==> v38: inputs <==
==> flow/design.v (excerpt) <==
module mul_op #(parameter INPUTS = 2,
		parameter OUTPUTS = 1,
		parameter DATA_IN_SIZE = 32,
		parameter DATA_OUT_SIZE = 32)
		(
		input clk,
		input rst,
		input [INPUTS * (DATA_IN_SIZE)- 1 : 0]data_in_bus,
		input [INPUTS - 1 : 0]valid_in_bus,
		output [INPUTS - 1 : 0] ready_in_bus,
		output [OUTPUTS * (DATA_OUT_SIZE) - 1 : 0]data_out_bus,
		output [OUTPUTS - 1 : 0]valid_out_bus,
		input 	[OUTPUTS - 1 : 0] ready_out_bus
);
	localparam LATENCY = 4;
	wire [2 * DATA_OUT_SIZE - 1 : 0] temp_result;
	wire join_valid;
	wire buff_valid, oehb_valid, oehb_ready;
	wire oehb_dataOut, oehb_datain;
	joinC #(.N(INPUTS)) add_fork(.valid_in(valid_in_bus), .ready_in(ready_in_bus), .valid_out(join_valid), .ready_out(oehb_ready));
	mul_4_stage multiply_unit (.clk(clk), .ce(oehb_ready), .a(data_in_bus[0 * DATA_IN_SIZE +: DATA_IN_SIZE]), .b(data_in_bus[1 * DATA_IN_SIZE +: DATA_IN_SIZE]), .p(data_out_bus[0 * DATA_OUT_SIZE +: DATA_OUT_SIZE]));
  ...
clock: 6.06 ns
lec_check: 0
cap_margin: 20
core_margin: 2
core_utilization: 72
cts_cluster_size: 58
place_density_lb_addon: 0.26
setup_slack_margin: -0.44
slew_margin: 20
run.sh (not shown) runs the stock make flow with config.mk's settings and CLKGATE_MAP_FILE=.
==> inputs of v18, as changes to v38 <==
ABC_AREA = 1   (was unset)
CTS_CLUSTER_DIAMETER = 227   (was unset)
CTS_CLUSTER_SIZE = 94   (was 58)
PLACE_DENSITY_LB_ADDON = unset   (was 0.26)
SETUP_SLACK_MARGIN = 0.66   (was -0.44)
==> flow/constraint.sdc (replaced) <==
create_clock -name core_clock -period 3.52 [get_ports {clk}]
set_input_delay 0.7040 -clock core_clock [delete_from_list [all_inputs] [get_ports {clk}]]
set_output_delay 0.7040 -clock core_clock [all_outputs]
set_load 0.01 [all_outputs]
==> results <==
quantity	v18	v38
Detailed route wirelength on metal2	38.6 mm	29.1 mm
AND/OR/NAND/NOR Cells, Area Fraction	14.5%	15.2%
Chip footprint	31900 um^2	30300 um^2
Signal arrival time at the worst endpoint	7.82 ns	7.48 ns
Sequential cell area fraction in the yosys report	22.4%	23.6%
Setup fix buffers added after clock tree synthesis	34	28
Detailed-route wire length per cell	28.2 um	23.4 um
Half-perimeter wire length of the detailed placement result	47.8 mm	42.6 mm
Routing usage on met3	12.6%	9.97%
Fraction of the core area covered by cells at the end of the flow	93.6%	88.5%
Final #Nets	3448	2783
Run status	failed layout checks	failed layout checks
Reasons for failing layout checks	setup timing	setup timing
Number of standard cells after synthesis	2518	1885
Setup tns final	-80.26 ns	-14.32 ns
Depth of the most critical reg-to-reg path	24	21
Iteration count of the initial detailed-routing pass	12	9

========
==> job 8728: inputs <==
==> flow/design.v <==
module joinC #(parameter N = 5)(
	input [N - 1 : 0] valid_in,
	output reg  [N - 1 : 0] ready_in,
	output valid_out,
	input ready_out
);
	assign valid_out = &valid_in; 
	reg[N - 1 : 0] singleValid;
	integer i, j;
	always @(*)begin
		for(i = 0; i < N; i = i + 1)begin
			singleValid[i] = 1;
			for(j = 0; j < N; j = j + 1)
				if(i != j)
					singleValid[i] = singleValid[i] & valid_in[j];
		end
		for(i = 0; i < N; i = i + 1)begin
			ready_in[i] = singleValid[i] & ready_out;
		end
	end
endmodule
module OEHB #(parameter INPUTS = 1,
		parameter OUTPUTS = 1,
		parameter DATA_IN_SIZE = 32,
		parameter DATA_OUT_SIZE = 32)
	(
		input clk,
		input rst,
		input [INPUTS * (DATA_IN_SIZE)- 1 : 0]data_in_bus,
		input [INPUTS - 1 : 0]valid_in_bus,
		output [INPUTS - 1 : 0] ready_in_bus,
		output [OUTPUTS * (DATA_OUT_SIZE) - 1 : 0]data_out_bus,
		output reg [OUTPUTS - 1 : 0]valid_out_bus,
		input 	[OUTPUTS - 1 : 0] ready_out_bus
);
	wire reg_en;
	reg [DATA_IN_SIZE - 1 : 0] data_reg;
	always@(posedge clk, posedge rst)
		if(rst)
			valid_out_bus[0] <= 0;
		else
			valid_out_bus[0] <= valid_in_bus[0] | ~ready_in_bus[0];
	always@(posedge clk, posedge rst)
		if(rst)
			data_reg <= 0;
		else if(reg_en)
			data_reg <= data_in_bus[0 * DATA_IN_SIZE +: DATA_IN_SIZE];
	assign data_out_bus[0 * DATA_OUT_SIZE +: DATA_OUT_SIZE] = data_reg;
	assign ready_in_bus[0] = ~valid_out_bus[0] | ready_out_bus[0];
	assign reg_en = ready_in_bus[0] & valid_in_bus[0];
endmodule
module delay_buffer #(parameter SIZE = 32) (
	input clk, rst,
	input valid_in, ready_in,
	output valid_out
);
	reg [SIZE - 1 : 0] shift_reg;
	always @(posedge clk)begin
		if(ready_in | rst)
			shift_reg[0] <= valid_in;
	end
	always @(posedge clk)begin
		if(rst)
			shift_reg[SIZE - 1 : 1] <= 0;
		else if(ready_in)
			shift_reg[SIZE - 1 : 1] <= shift_reg[SIZE - 2 : 0];
	end
	assign valid_out = shift_reg[SIZE - 1];
endmodule
module mul_4_stage (
	input clk, ce,
	input[31 : 0] a,
	input [31 : 0] b,
	output [31 : 0] p
);
	reg [31 : 0] a_reg, b_reg, q0, q1, q2;
	wire [63 : 0] mul_wire;
	assign mul_wire = a_reg * b_reg;
	wire [31 : 0] mul;
	assign mul = mul_wire[31 : 0];
	always @(posedge clk)
		if(ce)begin
			a_reg <= a;
			b_reg <= b;
			q0 <= mul;
			q1 <= q0;
			q2 <= q1;
		end
	assign p = q2;
endmodule
module mul_op #(parameter INPUTS = 2,
		parameter OUTPUTS = 1,
		parameter DATA_IN_SIZE = 32,
		parameter DATA_OUT_SIZE = 32)
		(
		input clk,
		input rst,
		input [INPUTS * (DATA_IN_SIZE)- 1 : 0]data_in_bus,
		input [INPUTS - 1 : 0]valid_in_bus,
		output [INPUTS - 1 : 0] ready_in_bus,
		output [OUTPUTS * (DATA_OUT_SIZE) - 1 : 0]data_out_bus,
		output [OUTPUTS - 1 : 0]valid_out_bus,
		input 	[OUTPUTS - 1 : 0] ready_out_bus
);
	localparam LATENCY = 4;
	wire [2 * DATA_OUT_SIZE - 1 : 0] temp_result;
	wire join_valid;
	wire buff_valid, oehb_valid, oehb_ready;
	wire oehb_dataOut, oehb_datain;
	joinC #(.N(INPUTS)) add_fork(.valid_in(valid_in_bus), .ready_in(ready_in_bus), .valid_out(join_valid), .ready_out(oehb_ready));
	mul_4_stage multiply_unit (.clk(clk), .ce(oehb_ready), .a(data_in_bus[0 * DATA_IN_SIZE +: DATA_IN_SIZE]), .b(data_in_bus[1 * DATA_IN_SIZE +: DATA_IN_SIZE]), .p(data_out_bus[0 * DATA_OUT_SIZE +: DATA_OUT_SIZE]));
	delay_buffer #(.SIZE(LATENCY - 1))delay_buff(.clk(clk), .rst(rst), .valid_in(join_valid), .ready_in(oehb_ready), .valid_out(buff_valid));
	OEHB #(.INPUTS(1), .OUTPUTS(1), .DATA_IN_SIZE(1), .DATA_OUT_SIZE(1)) oehb_buffer (.clk(clk), .rst(rst),
										 .data_in_bus(1'b0), .valid_in_bus(buff_valid), .ready_in_bus(oehb_ready),
										 .data_out_bus(oehb_dataOut), .valid_out_bus(valid_out_bus[0]), .ready_out_bus(ready_out_bus[0]));
endmodule
==> flow/run.sh <==
#!/bin/bash
# the make line also repeats each setting of config.mk as NAME=value (left out here)
make -C /OpenROAD-flow-scripts/flow DESIGN_CONFIG=/design/flow/config.mk WORK_HOME=/design/flow/orfs CLKGATE_MAP_FILE= finish
==> flow/config.mk <==
export PLATFORM = sky130hd
export DESIGN_NAME = mul_op
export DESIGN_NICKNAME = mul_op
export VERILOG_FILES = /design/flow/design.v
export SDC_FILE = /design/flow/constraint.sdc
export NUM_CORES = 4
export LEC_CHECK = 0
export ABC_AREA = 1
export CAP_MARGIN = 5
export CORE_ASPECT_RATIO = 0.91
export CORE_MARGIN = 2
export CORE_UTILIZATION = 72
export CTS_CLUSTER_SIZE = 79
export SLEW_MARGIN = 20
==> flow/constraint.sdc <==
create_clock -name core_clock -period 6.23 [get_ports {clk}]
set_input_delay 1.2460 -clock core_clock [delete_from_list [all_inputs] [get_ports {clk}]]
set_output_delay 1.2460 -clock core_clock [all_outputs]
set_load 0.01 [all_outputs]
==> inputs of job 7579, as changes to job 8728 <==
Settings changed: ABC_AREA 1 to default, CAP_MARGIN 5 to 25, CORE_ASPECT_RATIO 0.91 to default, CORE_MARGIN 2 to 6, CORE_UTILIZATION 72 to 40, CTS_CLUSTER_SIZE 79 to default, MIN_ROUTING_LAYER from default to met2, TNS_END_PERCENT from default to 50.
==> flow/constraint.sdc (replaced) <==
create_clock -name core_clock -period 8.0 [get_ports {clk}]
set_input_delay 1.6000 -clock core_clock [delete_from_list [all_inputs] [get_ports {clk}]]
set_output_delay 1.6000 -clock core_clock [all_outputs]
set_load 0.01 [all_outputs]
==> inputs of job 5537, as changes to job 8728 <==
Settings changed: ABC_AREA 1 to default, CAP_MARGIN 5 to 20, CORE_ASPECT_RATIO 0.91 to default, CORE_UTILIZATION 72 to 66, CTS_CLUSTER_SIZE 79 to default.
==> flow/constraint.sdc (replaced) <==
create_clock -name core_clock -period 6.53 [get_ports {clk}]
set_input_delay 1.3060 -clock core_clock [delete_from_list [all_inputs] [get_ports {clk}]]
set_output_delay 1.3060 -clock core_clock [all_outputs]
set_load 0.01 [all_outputs]
==> inputs of job 9482, as changes to job 8728 <==
Settings changed: ABC_AREA 1 to default, CAP_MARGIN 5 to 20, CORE_ASPECT_RATIO 0.91 to default, CTS_CLUSTER_SIZE 79 to default, PLACE_DENSITY_LB_ADDON from default to 0.26, SETUP_SLACK_MARGIN from default to 0.13.
==> flow/constraint.sdc (replaced) <==
create_clock -name core_clock -period 7.14 [get_ports {clk}]
set_input_delay 1.4280 -clock core_clock [delete_from_list [all_inputs] [get_ports {clk}]]
set_output_delay 1.4280 -clock core_clock [all_outputs]
set_load 0.01 [all_outputs]
==> run summary <==
Post-synth mux share -> 0.000963
DRT met1 WL -> 19.3 mm
Post-Syn Area per Cell -> 11.0 sq um
Tapcells inserted -> 384
Post-detailed-routing wire length -> 50.7 mm
Run status -> finished clean
The numbers above come from job 9482.

==> run summary <==
Tapcells inserted -> 403
Failing Checks -> setup timing
Run status -> finished with violations
Number of setup violations in the final report -> 18
Post-detailed-routing wire length -> 65.4 mm
DRT met1 WL -> 22.4 mm
Minimum setup slack in the final design -> -0.738 ns
The numbers above come from job 8728.

==> run summary <==
Run status -> finished clean
Tapcells inserted -> 680
DRT met1 WL -> 0 um
Post-Syn Area per Cell -> 11.0 sq um
The numbers above come from job 7579.

==> run summary <==
Run status -> finished with violations
Post-Syn Area per Cell -> 11.0 sq um
Minimum setup slack in the final design -> -0.278 ns
Number of setup violations in the final report -> 10
Post-detailed-routing wire length -> 50.1 mm
Failing Checks -> setup timing
The numbers above come from job 5537.

